## run 1
==> flow/design.v (excerpt) <==
module DT(
        input                   clk,
        input                   reset,
        output                  done,
        output                  sti_rd,
        output  [9:0]           sti_addr,
        input   [15:0]          sti_di,
        output                  res_wr,
        output                  res_rd,
        output  reg [13:0]      res_addr,
        output  reg [7:0]       res_do,
        input   [7:0]           res_di
        );
Size in the first run: roughly 1600 cells after synthesis, ~140 flip-flops, about 62 I/O pins, roughly 11000 sq um of cells after synthesis.
make LEC_CHECK=0 ABC_AREA=1 CAP_MARGIN=25 CELL_PAD_IN_SITES_GLOBAL_PLACEMENT=3 CORE_ASPECT_RATIO=1.15 CORE_MARGIN=3 CORE_UTILIZATION=40 CTS_CLUSTER_SIZE=65 GPL_ROUTABILITY_DRIVEN=0 MIN_ROUTING_LAYER=met2 PLACE_DENSITY_LB_ADDON=0.26 SETUP_SLACK_MARGIN=-0.78 SLEW_MARGIN=20 TNS_END_PERCENT=50 finish   # period 9.0 ns
run.sh (not shown) runs the stock make flow with config.mk's settings and CLKGATE_MAP_FILE=.
Status: run 1 FAILED at global placement (3_3_place_gp) (tool error)
Inputs modified between run 1 and run 2:
- PLACE_DENSITY_LB_ADDON: 0.26 -> unset
- GPL_ROUTABILITY_DRIVEN: 0 -> unset
- CORE_UTILIZATION: 40 -> 39
- CTS_CLUSTER_SIZE: 65 -> 98
- SETUP_SLACK_MARGIN: -0.78 -> -0.8
- PLACE_DENSITY: unset -> 0.36
- CORE_MARGIN: 3 -> 2
- CTS_CLUSTER_DIAMETER: unset -> 337
- CAP_MARGIN: 25 -> 20
- CORE_ASPECT_RATIO: 1.15 -> 1.87
- TNS_END_PERCENT: 50 -> 20
- MIN_ROUTING_LAYER: met2 -> unset
- CELL_PAD_IN_SITES_GLOBAL_PLACEMENT: 3 -> unset
==> comparison <==
- For run 1, the flow was terminated by a tool error in global placement (3_3_place_gp) and produced no final design.
- Having completed the whole flow, run 2 delivered a layout that passed the timing, design-rule and antenna checks.
- [run 2] row count rose about 30% relative to run 1
- Re number of primary I/O pins: no difference whatsoever between run 2 and run 1.
- Die area was higher in run 2 than in run 1.
- Run 2 against run 1: area of the core went up, post-synthesis async set-or-reset flop share comparable, distinct cell type count after synthesis about even.
Changes in run 3 relative to run 2:
- clearing PLACE_DENSITY, which used to be 0.36
- clearing ABC_AREA, which used to be 1
- putting GPL_ROUTABILITY_DRIVEN at 0 where nothing was set
- swapping 39 for 23 in CORE_UTILIZATION
- swapping 2 for 3 in CORE_MARGIN
- swapping 1.87 for 1.15 in CORE_ASPECT_RATIO
- putting CELL_PAD_IN_SITES_GLOBAL_PLACEMENT at 1 where nothing was set
- clearing CTS_CLUSTER_DIAMETER, which used to be 337
- swapping 98 for 65 in CTS_CLUSTER_SIZE
- swapping -0.8 for -0.78 in SETUP_SLACK_MARGIN
- clearing TNS_END_PERCENT, which used to be 20
- putting PLACE_DENSITY_LB_ADDON at 0.13 where nothing was set
--- outcome ---
In the tables for run 2 and run 3, setup slack reads higher with run 2. Compared to run 2, run 3 has combinational fraction of design power 3.0 points higher. Run 3: net count after synthesis is 22% lower than what run 2 reported. The final critical delay including setup and external delays of run 3 exceeds that of run 2 by 0.52 ns. Any difference in post-CTS repair timing setup buffer count between run 2 and run 3 is small enough to ignore. The die outline height on run 3 is in line with that on run 2. Compared with run 2, power density over the cells in run 3 increased by a few percent. Delay of the slowest cell on the worst path of run 3 is on par with run 2. Between run 2 and run 3, the Yosys chip area is lower for run 3.
Input changes introduced in run 4 (baseline for comparison: run 3):
- PLACE_DENSITY: unset -> 0.35
- SETUP_SLACK_MARGIN: -0.78 -> unset
- GPL_ROUTABILITY_DRIVEN: 0 -> 1
- CORE_ASPECT_RATIO: 1.15 -> 0.5
- CORE_MARGIN: 3 -> 2
- CTS_CLUSTER_SIZE: 65 -> 98
- CTS_CLUSTER_DIAMETER: unset -> 288
- TNS_END_PERCENT: unset -> 20
- ABC_AREA: unset -> 1
- CELL_PAD_IN_SITES_GLOBAL_PLACEMENT: 1 -> unset
- PLACE_DENSITY_LB_ADDON: 0.13 -> unset
- CORE_UTILIZATION: 23 -> 56
==> comparison <==
- Run 4 reached the end of the flow, and the finished layout is clean on the timing, design-rule and antenna checks.
- Total power draw: run 4 vs run 3 down 0.029 mW
- Summary of run 4 over run 3: sequential cell area ~0 delta; met1 track demand over resource in global routing +24 points; multi-input combinational cell count +about 26%.
- [run 4] utilization after layout rose 38 points relative to run 3
- Run comparison: run 4 end point of the critical path res_do[3]; run 3 end point of the critical path res_do[0]
- Wire length, run 4 vs run 3: down by a few percent
- Run 4 against run 3: synthesized cell count saw an increase; maximum achievable frequency went up by about 7%; sequential power share moved up; adder and majority cell fraction of the synthesized area -0.69 points.
Input-level comparison between run 5 and run 4:
- removing PLACE_DENSITY (formerly 0.35)
- removing ABC_AREA (formerly 1)
- changing GPL_ROUTABILITY_DRIVEN from 1 to 0
- changing CTS_CLUSTER_SIZE from 98 to 100
- changing CORE_UTILIZATION from 56 to 40
- setting PLACE_DENSITY_LB_ADDON to 0.3 for the first time
- removing CORE_ASPECT_RATIO (formerly 0.5)
- changing CTS_CLUSTER_DIAMETER from 288 to 265
Findings:
The core of run 5 is less densely filled than that of run 4. [run 5] combined buffer and inverter count along the critical path fell 3 relative to run 4. Compared with run 4, total cells reported by yosys after synthesis in run 5 decreased by more than 10%.
Power and IR drop assume default switching activity.
